==> delta: inputs <==
==> flow/design.v <==
module axi_s_to_fifos #(
    parameter integer FIFO_DEPTH = 32,
    parameter integer C_DATA_WIDTH = 32
)(
    input  logic                     clk,
    input  logic                     nrst,
    input  logic [31:0]  awaddr,
    input  logic [3:0]               awprot,
    input  logic                     awvalid,
    output logic                     awready,
    input  logic [C_DATA_WIDTH-1:0]  wdata,
    input  logic [C_DATA_WIDTH/8-1:0] wstrb,
    input  logic                     wvalid,
    output logic                     wready,
    output logic [1:0]               bresp,
    output logic                     bvalid,
    input  logic                     bready,
    input  logic [31:0]  araddr,
    input  logic [3:0]               arprot,
    input  logic                     arvalid,
    output logic                     arready,
    output logic [C_DATA_WIDTH-1:0]  rdata,
    output logic [1:0]               rresp,
    output logic                     rvalid,
    input  logic                     rready,
    input logic [C_DATA_WIDTH-1:0]  fifo_wdata,
    output logic                    fifo_full,
    output logic                    fifo_almost_full,
    input logic                     fifo_wena,
    output logic [C_DATA_WIDTH-1:0] fifo_rdata,
    output logic                    fifo_empty,
    output logic                    fifo_almost_empty,
    input logic                     fifo_rena
);
    localparam ADDR_STATUS  = 0;
    localparam ADDR_WRITE   = 1;
    localparam ADDR_READ    = 2;
    localparam BYTES        = C_DATA_WIDTH/8;
    localparam ADDR_LSB     = $clog2(BYTES); 
    logic [C_DATA_WIDTH-1:0]    reg_write   [0:FIFO_DEPTH-1];
    logic [C_DATA_WIDTH-1:0]    reg_read    [0:FIFO_DEPTH-1];
    logic [31:0]                araddr_reg;
    logic [31:0]                awaddr_reg;
    logic [C_DATA_WIDTH-1:0]    wdata_reg;
    logic full2;
    logic almost_full2;
    logic empty2;
    logic almost_empty2;
    logic full1;
    logic almost_full1;
    logic empty1;
    logic almost_empty1;
    logic wrote_axi;
    logic rd_pop;
    logic push_fifo1;
    logic pop_fifo1;
    logic push_fifo2;
    logic pop_fifo2;
    localparam int INDEX_W = $clog2(FIFO_DEPTH);
    logic [INDEX_W-1:0] write_index_axi, read_index_axi;
    logic [INDEX_W-1:0] write_index_fifo, read_index_fifo;
    logic [INDEX_W:0]   size_fifo1, size_fifo2;
    typedef enum logic {
        IDLE_READ,
        READ_DATA
    } state_read;
    state_read state_r;
    always_ff @(posedge clk or negedge nrst) begin
        if (!nrst) begin
            arready             <= 0;
            araddr_reg          <= 0;
            rdata               <= 0;
            rresp               <= 0;
            rvalid              <= 0;
            state_r             <= IDLE_READ;
            read_index_axi      <= 0;
            rd_pop              <= 0;
        end else begin
            case (state_r)
                IDLE_READ: begin
                    arready     <= 1;
                    if (arvalid && arready) begin
                        araddr_reg  <= araddr;
                        state_r     <= READ_DATA;
                        arready <= 0;
                    end
                end
                READ_DATA: begin
                    if (!rvalid) begin
                        rvalid  <= 1;
                        rresp   <= 0;
                        rd_pop  <= (araddr_reg[31:ADDR_LSB] == ADDR_READ) && !empty1;
                        if (araddr_reg[31:ADDR_LSB] == ADDR_STATUS) begin
                            rdata   <= {28'b0,
                                        full2,
                                        almost_full2,
                                        empty1,
                                        almost_empty1};
                        end else if (araddr_reg[31:ADDR_LSB] == ADDR_READ && !empty1) begin
                            rdata   <= reg_read[read_index_axi];
                        end else begin
                            rdata   <= 0;
                        end
                    end else if (rready) begin
                        if (rd_pop) begin
                            read_index_axi <= read_index_axi + 1;
                            if (read_index_axi == FIFO_DEPTH - 1) begin
                                read_index_axi <= 0;
                            end
                        end
                        rvalid  <= 0;
                        state_r <= IDLE_READ;
                    end
                end
                default: begin
                    state_r <= IDLE_READ;
                end
            endcase
        end
    end
    always_ff @(posedge clk or negedge nrst) begin
        if (!nrst) begin
            for (int i = 0; i < FIFO_DEPTH; i++) begin
                reg_read[i]     <= '0;
            end
            write_index_fifo    <= 0;
        end else begin
            if (fifo_wena && !full1) begin
                reg_read[write_index_fifo] <= fifo_wdata;
                write_index_fifo <= write_index_fifo + 1;
                if (write_index_fifo == FIFO_DEPTH - 1) begin
                    write_index_fifo <= 0;
                end
            end
        end
    end
    always_comb begin
        push_fifo1 = (fifo_wena && !full1);
        pop_fifo1 = rd_pop && (state_r == READ_DATA) && (rready && rvalid);
    end
    always_ff @(posedge clk or negedge nrst) begin
        if (!nrst) begin
            size_fifo1 <= FIFO_DEPTH;
        end else begin
            size_fifo1 <= size_fifo1 + pop_fifo1 - push_fifo1;
        end
    end
    typedef enum logic [1:0] {
        IDLE_WRITE,
        HAVE_AW,
        HAVE_W,
        RESP
    } state_write;
    state_write state_w;
    always_ff @(posedge clk or negedge nrst) begin
        if (!nrst) begin
            awready         <= 0;
            wready          <= 0;
            bvalid          <= 0;
            bresp           <= 0;
            awaddr_reg      <= 0;
            wdata_reg       <= 0;
            wrote_axi       <= 0;
            write_index_axi <= 0;
            state_w         <= IDLE_WRITE;
            for (int i = 0; i < FIFO_DEPTH; i++) begin
                reg_write[i] <= '0;
            end
        end else begin
            case (state_w)
                IDLE_WRITE: begin
                    awready <= 1;
                    wready  <= 1;
                    wrote_axi   <= 0;
                    if ((wvalid && wready) && (awvalid && awready)) begin
                        wdata_reg   <= wdata;
                        awaddr_reg  <= awaddr;
                        wready      <= 0;
                        awready     <= 0;
                        state_w     <= RESP;
                    end else if (awvalid && awready) begin
                        awaddr_reg  <= awaddr;
                        awready     <= 0;
                        state_w     <= HAVE_AW;
                    end else if (wvalid && wready) begin
                        wdata_reg   <= wdata;
                        wready      <= 0;
                        state_w     <= HAVE_W;
                    end
                end
                HAVE_AW: begin
                    wready  <= 1;
                    if (wvalid && wready) begin
                        wdata_reg   <= wdata;
                        wready      <= 0;
                        state_w     <= RESP;
                    end
                end
                HAVE_W: begin
                    awready <= 1;
                    if (awvalid && awready) begin
                        awaddr_reg  <= awaddr;
                        awready     <= 0;
                        state_w     <= RESP;
                    end
                end
                RESP: begin
                    if (awaddr_reg[31:ADDR_LSB] == ADDR_WRITE && !wrote_axi && !full2) begin
                        reg_write[write_index_axi] <= wdata_reg;
                        write_index_axi <= write_index_axi + 1;
                        if (write_index_axi == FIFO_DEPTH - 1) begin
                            write_index_axi <= 0;
                        end
                        wrote_axi <= 1;
                    end
                    bvalid  <= 1;
                    bresp   <= 0;
                    if (bready && bvalid) begin
                        bvalid  <= 0;
                        state_w <= IDLE_WRITE;
                    end
                end
                default: begin
                    state_w <= IDLE_WRITE;
                end
            endcase
        end
    end
    always_ff @(posedge clk or negedge nrst) begin
        if (!nrst) begin
            read_index_fifo <= 0;
        end else begin
            if (fifo_rena && !empty2) begin
                read_index_fifo <= read_index_fifo + 1;
                if (read_index_fifo == FIFO_DEPTH - 1) begin
                    read_index_fifo <= 0;
                end
            end
        end
    end
    always_comb begin
        pop_fifo2 = (fifo_rena && !empty2);
        push_fifo2 = (awaddr_reg[31:ADDR_LSB] == ADDR_WRITE && !wrote_axi && !full2) && (state_w == RESP);
    end
    always_ff @(posedge clk or negedge nrst) begin
        if (!nrst) begin
            size_fifo2 <= FIFO_DEPTH;
        end else begin
            size_fifo2 <= size_fifo2 + pop_fifo2 - push_fifo2;
        end
    end
    always_comb fifo_rdata = reg_write[read_index_fifo];
    always_comb begin
        empty2        = size_fifo2 == FIFO_DEPTH;
        almost_empty2 = size_fifo2 == (FIFO_DEPTH - 1);
        full2         = size_fifo2 == 0;
        almost_full2  = size_fifo2 == 1;
        empty1         = size_fifo1 == FIFO_DEPTH;
        almost_empty1  = size_fifo1 == (FIFO_DEPTH - 1);
        full1          = size_fifo1 == 0;
        almost_full1   = size_fifo1 == 1;
        fifo_full           = full1;
        fifo_almost_full    = almost_full1;
        fifo_empty          = empty2;
        fifo_almost_empty   = almost_empty2;
    end
endmodule
==> flow/run.sh <==
#!/bin/bash
# the make line also repeats each setting of config.mk as NAME=value (left out here)
make -C /OpenROAD-flow-scripts/flow DESIGN_CONFIG=/design/flow/config.mk WORK_HOME=/design/flow/orfs CLKGATE_MAP_FILE= finish
==> flow/config.mk <==
export PLATFORM = sky130hd
export DESIGN_NAME = axi_s_to_fifos
export DESIGN_NICKNAME = axi_s_to_fifos
export VERILOG_FILES = /design/flow/design.v
export SDC_FILE = /design/flow/constraint.sdc
export NUM_CORES = 4
export LEC_CHECK = 0
export CAP_MARGIN = 10
export CORE_ASPECT_RATIO = 0.73
export CORE_MARGIN = 2
export CORE_UTILIZATION = 72
export CTS_CLUSTER_SIZE = 44
export PLACE_DENSITY = 0.65
export SETUP_SLACK_MARGIN = 1.07
export SLEW_MARGIN = 20
==> flow/constraint.sdc <==
create_clock -name core_clock -period 4.08 [get_ports {clk}]
set_input_delay 0.8160 -clock core_clock [delete_from_list [all_inputs] [get_ports {clk}]]
set_output_delay 0.8160 -clock core_clock [all_outputs]
set_load 0.01 [all_outputs]
==> nickel (differences from delta) <==
CAP_MARGIN = 20   (was 10)
CELL_PAD_IN_SITES_GLOBAL_PLACEMENT = 0   (was not set)
CORE_ASPECT_RATIO = not set   (was 0.73)
CORE_UTILIZATION = 18   (was 72)
CTS_CLUSTER_SIZE = not set   (was 44)
PLACE_DENSITY = not set   (was 0.65)
PLACE_DENSITY_LB_ADDON = 0.0   (was not set)
SETUP_SLACK_MARGIN = not set   (was 1.07)
==> flow/constraint.sdc (replaced) <==
create_clock -name core_clock -period 10.2 [get_ports {clk}]
set_input_delay 2.0400 -clock core_clock [delete_from_list [all_inputs] [get_ports {clk}]]
set_output_delay 2.0400 -clock core_clock [all_outputs]
set_load 0.01 [all_outputs]
==> onyx (differences from delta) <==
CAP_MARGIN = 20   (was 10)
CORE_ASPECT_RATIO = not set   (was 0.73)
CORE_UTILIZATION = 40   (was 72)
CTS_CLUSTER_SIZE = not set   (was 44)
PLACE_DENSITY = not set   (was 0.65)
SETUP_SLACK_MARGIN = 0.94   (was 1.07)
==> flow/constraint.sdc (replaced) <==
create_clock -name core_clock -period 7.26 [get_ports {clk}]
set_input_delay 1.4520 -clock core_clock [delete_from_list [all_inputs] [get_ports {clk}]]
set_output_delay 1.4520 -clock core_clock [all_outputs]
set_load 0.01 [all_outputs]
==> notes <==
delta produced a layout that fails on negative setup slack. onyx finished with timing, DRC and antenna clean. nickel passed the timing, DRC and antenna checks. In critical path depth, delta and onyx do not differ. The lowest sequential power belongs to nickel, the highest to delta. In synthesized cell count, nickel and onyx do not differ. In sequential cell count, delta and onyx do not differ. In delta the design area is larger than in onyx, by about 3%. Between nickel and delta, the lower first-iteration DRC count is in nickel (gap about 70%, measured against delta).
==> figures <==
Result of the run: onyx complete, no violations; delta finished with violations; nickel complete, no violations
Reasons for failing layout checks: onyx -; delta negative setup slack; nickel -
Clock slew at the register clock pins of the worst setup and hold paths: onyx 0.06 ns; delta 0.07 ns; nickel 0.05 ns
Count of buffers added by post-CTS timing repair for setup: onyx 9; delta 119; nickel 0
Power consumed by combinational cells: onyx 6.74 mW; delta 14.5 mW; nickel 5.40 mW
Met1 wire length: onyx 151000 um; delta 135300 um; nickel 255000 um
Count of final setup violators: onyx 0; delta 32; nickel 0
Post-placement cell area: onyx 105200 sq um; delta 106200 sq um; nickel 111600 sq um
Static power due to leakage: onyx 53.19 nW; delta 55.56 nW; nickel 54.87 nW
CP Depth: onyx 9; delta 9; nickel 12
Setup TNS: onyx 0 ns; delta -6.095 ns; nickel 0 ns
Total area of multi-input combinational cells: onyx 41270 sq um; delta 42480 sq um; nickel 41590 sq um
Total wire length: onyx 384300 um; delta 381500 um; nickel 598800 um
Count of multi-input combinational gates: onyx 4370; delta 4370; nickel 4369
Switching share of power: onyx 29.60%; delta 30.06%; nickel 31.59%
Power figures rest on the tool's default switching activity, not on a simulated workload.
